Setup of try-delta:
## fir_7_7
module fir_7_7(
    input clk,
    input rst,
    input [7:0] weight_data,
    input [2:0] weight_idx,
    input weight_valid,
    output weight_ready,
    input [7:0] input_data,
    input input_valid,
    output input_ready,
    output [15:0] output_data,
    input output_ready,
    output output_valid 
    );
    reg i_ready;
    reg w_ready;
    assign input_ready = i_ready;
    assign weight_ready = w_ready;
    wire [15:0] products [6:0];
    wire [15:0] sums [ 5:0];
    reg [7:0] inputs [6:0];
    reg [7:0] weights [6:0];
    reg [15:0] result;
    assign output_data = result;
    reg output_valid_delay;
    reg output_valid_r;
    assign output_valid = output_valid_r;
    always@(posedge clk)
    begin
        if(input_valid & input_ready)
            output_valid_delay <= 1;
        else
            output_valid_delay <= 0;
        output_valid_r <= output_valid_delay;
    end
    always@(posedge clk)
    begin
        if(rst)
        begin
            inputs[0] <= 0;
            inputs[1] <= 0;
  ...
export LEC_CHECK = 0
export CAP_MARGIN = 20
export CORE_MARGIN = 2
export CORE_UTILIZATION = 72
export CTS_CLUSTER_DIAMETER = 59
export PLACE_DENSITY_LB_ADDON = 0.05
export SETUP_SLACK_MARGIN = 1.5
export SLEW_MARGIN = 20
export TNS_END_PERCENT = 5
create_clock -name core_clock -period 5.05 [get_ports {clk}]
run.sh (not shown) runs the stock make flow with config.mk's settings and CLKGATE_MAP_FILE=.
Final checks on try-delta, whose flow otherwise completed, came back failing, citing negative setup slack.
Setup changes, try-delta to try-quartz
- CTS_CLUSTER_DIAMETER removed (was 59)
- TNS_END_PERCENT removed (was 5)
- PLACE_DENSITY_LB_ADDON removed (was 0.05)
- SETUP_SLACK_MARGIN removed (was 1.5)
- CORE_UTILIZATION changed from 72 to 40
- the clock period (ns, I/O delays scaled along) changed from 5.05 to 7.51
## What came out
- Per the final summary, try-quartz finished and its layout is clean on timing, DRC and antenna.
- [flow] try-delta | stages: complete | final checks: fail | reason: negative setup slack
- Delta (try-quartz minus try-delta): total placed instance area fell 3.8%; first-pass iteration count of the detailed router saw a decrease; share of the cycle needed by the critical path after routing decreased by 44 points relative to the old numbers.
Inputs modified between try-quartz and try-ember:
- CORE_UTILIZATION now 67, was 40
- the clock period (ns, I/O delays scaled along) now 6.51, was 7.51
Findings:
- Per the comparison of try-ember with try-quartz, overall routed net length shrank by 3.1%; die area shrank by 20000 µm²; post-route met1 wirelength shrank by 3200 µm.
- Completing all stages was not enough for try-ember: its layout failed the final checks because of negative setup slack.
For try-xenon, these inputs were changed with respect to try-ember:
- ABC_AREA newly set to 1
- CORE_UTILIZATION changed from 67 to 70
- SETUP_SLACK_MARGIN newly set to -0.11
- the clock period (ns, I/O delays scaled along) changed from 6.51 to 5.78
Results
Finished, but not clean: try-xenon, with negative setup slack.
Number of nets in the final layout grows by more than 10% when moving from try-ember to try-xenon.
Comparing try-xenon and try-ember, the lower setup slack after layout was measured on try-xenon.
On clock latency on the worst-skew pair, try-ember tracks try-xenon almost exactly.
Per the comparison of try-xenon with try-ember, cell area increased 5.4%, post-layout total power climbed 190%, area growth from synthesis to layout went up by 0.80 points, data arrival time at the worst-slack endpoint decreased by 0.11 ns relative to the old numbers.
Here is what was changed in the inputs of try-harbor compared with try-xenon.
- CTS_CLUSTER_SIZE newly set to 73
- ABC_AREA changed from 1 to 0
- SETUP_SLACK_MARGIN changed from -0.11 to 1.08
- the clock period (ns, I/O delays scaled along) changed from 5.78 to 4.19
Results
- Of try-xenon and try-harbor, none finishes clean.
- try-harbor finished every stage; the final checks, however, were not passed, the failures being negative setup slack.
- Comparing try-xenon and try-harbor, non-clock buffer count is lower on try-harbor.
- The core of try-harbor is more densely filled than that of try-xenon.
- Note that the number of multi-input combinational cells in the layout recorded for try-xenon amounts to 1.05 times the value seen in try-harbor.
- Re worst path arrival time: try-xenon was lower than try-harbor.
- Comparing the two runs side by side, try-harbor comes out ahead of try-xenon on internal power contribution.
- Number of clock buffer instances in the layout: try-xenon vs try-harbor identical
- Synthesis area per yosys: try-harbor < try-xenon
- For the global-route wire length before repair, try-harbor came in about 1.6% lower than try-xenon did.
- Between try-xenon and try-harbor, the flow reports post-cts repair resize count decreasing by more than 10%.
- Of try-xenon and try-harbor, the run reporting the lower combinational share of power was try-harbor.
- Looking at routed wire length across both flows, try-harbor is the stronger of the two, with try-xenon trailing.

========
## run A
The RTL this note starts from:
==> flow/design.v <==
`timescale 1ns / 1ps
module fir_7_7(
    input clk,
    input rst,
    input [7:0] weight_data,
    input [2:0] weight_idx,
    input weight_valid,
    output weight_ready,
    input [7:0] input_data,
    input input_valid,
    output input_ready,
    output [15:0] output_data,
    input output_ready,
    output output_valid 
    );
    reg i_ready;
    reg w_ready;
    assign input_ready = i_ready;
    assign weight_ready = w_ready;
    wire [15:0] products [6:0];
    wire [15:0] sums [ 5:0];
    reg [7:0] inputs [6:0];
    reg [7:0] weights [6:0];
    reg [15:0] result;
    assign output_data = result;
    reg output_valid_delay;
    reg output_valid_r;
    assign output_valid = output_valid_r;
    always@(posedge clk)
    begin
        if(input_valid & input_ready)
            output_valid_delay <= 1;
        else
            output_valid_delay <= 0;
        output_valid_r <= output_valid_delay;
    end
    always@(posedge clk)
    begin
        if(rst)
        begin
            inputs[0] <= 0;
            inputs[1] <= 0;
            inputs[2] <= 0;
            inputs[3] <= 0;
            inputs[4] <= 0;
            inputs[5] <= 0;
            inputs[6] <= 0;
            weights[0] <= 0;
            weights[1] <= 0;
            weights[2] <= 0;
            weights[3] <= 0;
            weights[4] <= 0;
            weights[5] <= 0;
            weights[6] <= 0;
            result <= 0;
            i_ready <= 0;
            w_ready <= 0;
        end else begin
            i_ready <= 1;
            w_ready <= 1;
            if(weight_ready & weight_valid)begin
                weights[weight_idx] <= weight_data;
            end
            if(input_valid & input_ready)begin
                inputs[0] <= input_data;
                inputs[1] <= inputs[0];
                inputs[2] <= inputs[1];
                inputs[3] <= inputs[2];
                inputs[4] <= inputs[3];
                inputs[5] <= inputs[4];
                inputs[6] <= inputs[5];
            end
            if(output_valid & output_ready)begin
                result <= sums[5];
            end
        end
    end
    multiplier m0(inputs[0], weights[0], products[0]);
    multiplier m1(inputs[1], weights[1], products[1]);
    multiplier m2(inputs[2], weights[2], products[2]);
    multiplier m3(inputs[3], weights[3], products[3]);
    multiplier m4(inputs[4], weights[4], products[4]);
    multiplier m5(inputs[5], weights[5], products[5]);
    multiplier m6(inputs[6], weights[6], products[6]);
    adder a0(products[0], products[1], sums[0]);
    adder a1(products[2], products[3], sums[1]);
    adder a2(products[4], products[5], sums[2]);
    adder a3(products[6], sums[0], sums[3]);
    adder a4(sums[1], sums[2], sums[4]);
    adder a5(sums[3], sums[4], sums[5]);
endmodule
module adder(
    input [15:0] addend1,
    input [15:0] addend2,
    output [15:0] sum
    );
    assign sum = addend1 + addend2;
endmodule
module multiplier(
    input [7:0] weight_data,
    input [7:0] input_data,
    output [15:0] product
    );
    assign product = weight_data * input_data;
endmodule
==> flow/config.mk <==
export PLATFORM = sky130hd
export DESIGN_NAME = fir_7_7
export DESIGN_NICKNAME = fir_7_7
export VERILOG_FILES = /design/flow/design.v
export SDC_FILE = /design/flow/constraint.sdc
export NUM_CORES = 4
export LEC_CHECK = 0
export ABC_AREA = 1
export CAP_MARGIN = 20
export CORE_MARGIN = 2
export CORE_UTILIZATION = 65
export CTS_CLUSTER_DIAMETER = 163
export CTS_CLUSTER_SIZE = 98
export SLEW_MARGIN = 20
export TNS_END_PERCENT = 20
==> flow/constraint.sdc <==
create_clock -name core_clock -period 4.7 [get_ports {clk}]
set_input_delay 0.9400 -clock core_clock [delete_from_list [all_inputs] [get_ports {clk}]]
set_output_delay 0.9400 -clock core_clock [all_outputs]
set_load 0.01 [all_outputs]
Nothing crashed in run A and all stages finished; the problem is that the final layout failed, the offending checks being setup timing.
[inputs] run B vs run A
- TNS_END_PERCENT: 20 -> unset
- CORE_UTILIZATION: 65 -> 54
- the clock period (ns, I/O delays scaled along): 4.7 -> 4.34
### Flow results
| run B | all stages done | FAIL | setup timing |. The standard cell area after detailed placement of run B exceeds that of run A by about 1.1%. Routed wire length on met3: run B vs run A down 25%. Diff run A -> run B | die width | up by a little under 10%. Setup slack on run B is behind run A. Taking run A as 1.0, run B lands at 1.13 on net switching component of the power. Fmax in run B is 0.65% higher than in run A. Run B ended up with a higher critical path depth than run A did. Comparing run B and run A, power share of the combinational group is higher on run B.
## Diff of input files: run C against run B
- CTS_CLUSTER_SIZE: 98 -> unset
- CTS_CLUSTER_DIAMETER: 163 -> unset
- CORE_UTILIZATION: 54 -> 9
- ABC_AREA: 1 -> unset
- the clock period (ns, I/O delays scaled along): 4.34 -> 9.52
Findings:
Clock-buffer cell count of run B is on par with run C.
In the tables for run C and run B, clock latency on the worst-skew pair reads lower with run B.
Proportion of cell area occupied by multi-input gates delta for run C relative to run B: 0.54 points higher
Comparing maximum fanout encountered on the critical timing path for run C and run B, the bigger number came from run C.
Sequential power went down by more than half going from run B to run C.
Comparing run C and run B, the higher power is on run B.
Compared run C vs run B, and post-route cell area is down in run C.
Every stage of the flow completed for run C, and the final layout passed the timing, design-rule and antenna checks.
Comparing run C and run B, floorplan utilization is higher on run B.
Time the worst path needs with I/O delays and setup for run C: 0.70 ns up relative to run B
Wire length of the first global-routing pass | run C below run B
Input-level comparison between run D and run C:
- CORE_UTILIZATION: 9 -> 40
- the clock period (ns, I/O delays scaled along): 9.52 -> 8.0
Looking at the reports, run D completed the entire flow and the layout it produced met the timing, design-rule and antenna checks. Run C reports its highest-delay cell along the critical path as fa_1 while run D reports dfxtp_1. Looking at wire length reported by the detailed router, run D sits below run C. Diff run C -> run D | routed wire length on met2 | down by a few percent. Run D -> run C: synthesized area delta 0, exact match. Number of cells in the finished layout apart from fillers (run C / run D): 1.8. In the reports for run C and run D, the larger first-pass GRT wire length belongs to run C. Min die size across run C and run D: run D. Row number of rows in the core area: run D lower / run C higher. The total number of tap cells number comes out lower for run D vs run C. [compare] base=run C new=run D: post-route minimum period about even, hold slack fell 0.016 ns.
Input-level comparison between run E and run D:
- an added SETUP_SLACK_MARGIN of 2.36
- a change of SLEW_MARGIN from 20 to 0
- an added CTS_CLUSTER_SIZE of 98
- a change of CORE_UTILIZATION from 40 to 51
- an added ABC_AREA of 1
- an added CTS_CLUSTER_DIAMETER of 178
- an added PLACE_DENSITY of 0.4
Findings:
- The setup slack reported for run E is greater than that of run D by 0.56 ns.
- Comparing run D and run E, the higher met1 wire length was measured on run E.
- Re met3 wire length: run E is 9.6% up on run D.
- Run D → run E: netlist area before placement climbed about 4.7%; total die size dropped 0.0091 mm^2; total power after layout climbed 130%; multi-input gate area in the final layout dropped 190 um^2; sequential-to-total area share from yosys stat dropped 0.70 points.
- Standard cell with the maximum stage delay on the critical path = fa_1: run E; standard cell with the maximum stage delay on the critical path = dfxtp_1: run D
Power and IR drop assume default switching activity.
